==> inputs of trial 16 <==
==> flow/design.v <==
module HandwashSensor(
    input clk,
    input reset,
    input acceptLeftHandDistance,
    input [15:0] leftHandDistance,
    input acceptLeftHandGain,
    input [7:0] leftHandGain,
    input acceptRightHandDistance,
    input [15:0] rightHandDistance,
    input acceptRightHandGain,
    input [7:0] rightHandGain,
    output waterOn
);
reg [15:0] leftHandDistanceHeld;
 always@(posedge clk)  begin
     if(reset)
         leftHandDistanceHeld <= 0;
     else if(acceptLeftHandDistance)
         leftHandDistanceHeld <= leftHandDistance;
     else
         leftHandDistanceHeld <= leftHandDistanceHeld;
 end
reg [7:0] leftHandGainHeld;
 always@(posedge clk)  begin
     if(reset)
         leftHandGainHeld <= 0;
     else if(acceptLeftHandGain)
         leftHandGainHeld <= leftHandGain;
     else
         leftHandGainHeld <= leftHandGainHeld;
 end
reg [15:0] rightHandDistanceHeld;
 always@(posedge clk)  begin
     if(reset)
         rightHandDistanceHeld <= 0;
     else if(acceptRightHandDistance)
         rightHandDistanceHeld <= rightHandDistance;
     else
         rightHandDistanceHeld <= rightHandDistanceHeld;
 end
reg [7:0] rightHandGainHeld;
 always@(posedge clk)  begin
     if(reset)
         rightHandGainHeld <= 0;
     else if(acceptRightHandGain)
         rightHandGainHeld <= rightHandGain;
     else
         rightHandGainHeld <= rightHandGainHeld;
 end
wire [15:0] leftHand;
 wire [23:0] leftHandDistanceHeld_Mult_leftHandGainHeld;
 DSP48_AxB dsp_leftHandDistanceHeld_Mult_leftHandGainHeld(
     .CLK(clk),
     .A({ {9{1'b0}}, leftHandDistanceHeld}),
     .B({ {10{1'b0}}, leftHandGainHeld}),
     .P(leftHandDistanceHeld_Mult_leftHandGainHeld)
 );
 reg [16:0] leftHandDistanceHeld_Mult_leftHandGainHeld_ShiftR_7;
 always@(posedge clk) begin
     if(reset)
         leftHandDistanceHeld_Mult_leftHandGainHeld_ShiftR_7 <= 0;
     else
         leftHandDistanceHeld_Mult_leftHandGainHeld_ShiftR_7 <= leftHandDistanceHeld_Mult_leftHandGainHeld >> 7;
 end
 assign leftHand = leftHandDistanceHeld_Mult_leftHandGainHeld_ShiftR_7;
wire [15:0] rightHand;
 wire [23:0] rightHandDistanceHeld_Mult_rightHandGainHeld;
 DSP48_AxB dsp_rightHandDistanceHeld_Mult_rightHandGainHeld(
     .CLK(clk),
     .A({ {9{1'b0}}, rightHandDistanceHeld}),
     .B({ {10{1'b0}}, rightHandGainHeld}),
     .P(rightHandDistanceHeld_Mult_rightHandGainHeld)
 );
 reg [16:0] rightHandDistanceHeld_Mult_rightHandGainHeld_ShiftR_7;
 always@(posedge clk) begin
     if(reset)
         rightHandDistanceHeld_Mult_rightHandGainHeld_ShiftR_7 <= 0;
     else
         rightHandDistanceHeld_Mult_rightHandGainHeld_ShiftR_7 <= rightHandDistanceHeld_Mult_rightHandGainHeld >> 7;
 end
 assign rightHand = rightHandDistanceHeld_Mult_rightHandGainHeld_ShiftR_7;
parameter threshold = 1500;
assign waterOn = leftHand != 0 && rightHand != 0 && (leftHand < threshold || rightHand < threshold);
endmodule
module DSP48_AxB
   (CLK,
    A,
    B,
    P);
  input CLK;
  input [24:0]A;
  input [17:0]B;
  output [42:0]P;
assign P = A*B;
endmodule
==> flow/run.sh <==
#!/bin/bash
# the make line also repeats each setting of config.mk as NAME=value (left out here)
make -C /OpenROAD-flow-scripts/flow DESIGN_CONFIG=/design/flow/config.mk WORK_HOME=/design/flow/orfs CLKGATE_MAP_FILE= finish
==> flow/config.mk <==
export PLATFORM = sky130hd
export DESIGN_NAME = HandwashSensor
export DESIGN_NICKNAME = HandwashSensor
export VERILOG_FILES = /design/flow/design.v
export SDC_FILE = /design/flow/constraint.sdc
export NUM_CORES = 4
export LEC_CHECK = 0
export ABC_AREA = 1
export CAP_MARGIN = 20
export CORE_MARGIN = 2
export CORE_UTILIZATION = 70
export CTS_CLUSTER_DIAMETER = 39
export SETUP_SLACK_MARGIN = 0.77
export SLEW_MARGIN = 20
==> flow/constraint.sdc <==
create_clock -name core_clock -period 4.46 [get_ports {clk}]
set_input_delay 0.8920 -clock core_clock [delete_from_list [all_inputs] [get_ports {clk}]]
set_output_delay 0.8920 -clock core_clock [all_outputs]
set_load 0.01 [all_outputs]
==> build 56: changes against trial 16 <==
ABC_AREA = default   (was 1)
CORE_ASPECT_RATIO = 0.5   (was default)
CORE_UTILIZATION = 59   (was 70)
CTS_CLUSTER_DIAMETER = default   (was 39)
SETUP_SLACK_MARGIN = default   (was 0.77)
==> flow/constraint.sdc (replaced) <==
create_clock -name core_clock -period 7.0 [get_ports {clk}]
set_input_delay 1.4000 -clock core_clock [delete_from_list [all_inputs] [get_ports {clk}]]
set_output_delay 1.4000 -clock core_clock [all_outputs]
set_load 0.01 [all_outputs]
==> qor summary <==
Post CTS Setup Buffer Count: trial 16 26; build 56 0
Worst reg2reg path depth: trial 16 19; build 56 16
Result of the run: trial 16 finished clean; build 56 finished clean
Multi-input gate share of total cell area: trial 16 0.634; build 56 0.693
Final non-filler cell total: trial 16 1852; build 56 1397
Biggest power consumer among the groups: trial 16 combinational logic; build 56 registers
Clock net power: trial 16 812 uW; build 56 518 uW
Hold endpoint: trial 16 leftHandGainHeld[7]; build 56 rightHandDistanceHeld[0]
Slowest Stage Delay on Critical Path: trial 16 0.52 ns; build 56 0.63 ns
Buffers & Inverters on Critical Path: trial 16 5; build 56 3
Final Skew: trial 16 0.0102 ns; build 56 0.0141 ns
Met3 routing resource usage after global routing: trial 16 0.0673; build 56 0.0423
Resized cells post-CTS: trial 16 146; build 56 0
Post-synth design cell area: trial 16 11000 um2; build 56 10200 um2
GR Util All Layers: trial 16 0.384; build 56 0.265
Cell variety after synth: trial 16 34; build 56 53
Endpoint arrival time on the critical path: trial 16 4.38 ns; build 56 5.36 ns

---

==> violet <==
RTL: the design.v shown in full above, as it stands there.
Settings: LEC_CHECK=0, ABC_AREA=1, CAP_MARGIN=20, CORE_MARGIN=2, CORE_UTILIZATION=70, CTS_CLUSTER_DIAMETER=40, CTS_CLUSTER_SIZE=72, PLACE_DENSITY=0.66, SETUP_SLACK_MARGIN=0.79, SLEW_MARGIN=20; clock period 4.44 ns.
run.sh (not shown) runs the stock make flow with config.mk's settings and CLKGATE_MAP_FILE=.
==> nickel: changes against violet <==
- ABC_AREA: 1 -> not set
- CORE_ASPECT_RATIO: not set -> 0.5
- CORE_MARGIN: 2 -> 8
- CORE_UTILIZATION: 70 -> 67
- CTS_CLUSTER_DIAMETER: 40 -> not set
- CTS_CLUSTER_SIZE: 72 -> not set
- PLACE_DENSITY: 0.66 -> not set
- SETUP_SLACK_MARGIN: 0.79 -> not set
- TNS_END_PERCENT: not set -> 15
==> flow/constraint.sdc (replaced) <==
create_clock -name core_clock -period 7.0 [get_ports {clk}]
set_input_delay 1.4000 -clock core_clock [delete_from_list [all_inputs] [get_ports {clk}]]
set_output_delay 1.4000 -clock core_clock [all_outputs]
set_load 0.01 [all_outputs]
==> indigo: changes against violet <==
- ABC_AREA: 1 -> not set
- CORE_UTILIZATION: 70 -> 66
- CTS_CLUSTER_SIZE: 72 -> not set
- PLACE_DENSITY: 0.66 -> not set
- SETUP_SLACK_MARGIN: 0.79 -> not set
==> juniper: changes against violet <==
- CAP_MARGIN: 20 -> 0
- CORE_UTILIZATION: 70 -> 72
- CTS_CLUSTER_DIAMETER: 40 -> 54
- CTS_CLUSTER_SIZE: 72 -> not set
- MAX_ROUTING_LAYER: not set -> met4
- PLACE_DENSITY: 0.66 -> not set
- SETUP_SLACK_MARGIN: 0.79 -> 0.45
==> flow/constraint.sdc (replaced) <==
create_clock -name core_clock -period 5.41 [get_ports {clk}]
set_input_delay 1.0820 -clock core_clock [delete_from_list [all_inputs] [get_ports {clk}]]
set_output_delay 1.0820 -clock core_clock [all_outputs]
set_load 0.01 [all_outputs]
==> qor summary <==
metric	violet	juniper	nickel	indigo
Sw Share	0.4128	0.3864	0.3305	0.3209
Slowest stage delay, CP	0.84 ns	0.74 ns	0.67 ns	0.52 ns
Number of well-tap cells placed	211	188	204	188
Run status	timing/DRC/antenna clean	timing/DRC/antenna clean	timing/DRC/antenna clean	failed layout checks
Reasons for failing layout checks	-	-	-	negative setup slack
Library cells used by synthesis	34	34	53	53
Core ar.	15310 um^2	15090 um^2	15170 um^2	15200 um^2
Final clock skew	0.01172 ns	0.01423 ns	0.007563 ns	0.007318 ns
# fillers	614	1131	1195	899
Met1 wire length	12.41 mm	9.487 mm	9.771 mm	9.762 mm
CP max-delay cell	dfxtp_1	dfxtp_1	dfxtp_1	fa_1
Cell count after synthesis	1573	1573	1139	1139
Largest Pwr Group	combinational cells	combinational cells	sequential cells	clock
Setup repair after global routing missed its margin	yes	no	no	yes
Sequential area share after synthesis	0.1450	0.1450	0.1564	0.1564
Maximum clock frequency	231.0 MHz	210.4 MHz	194.7 MHz	221.1 MHz
No activity file was given, so power comes from the tool's default toggle rates.
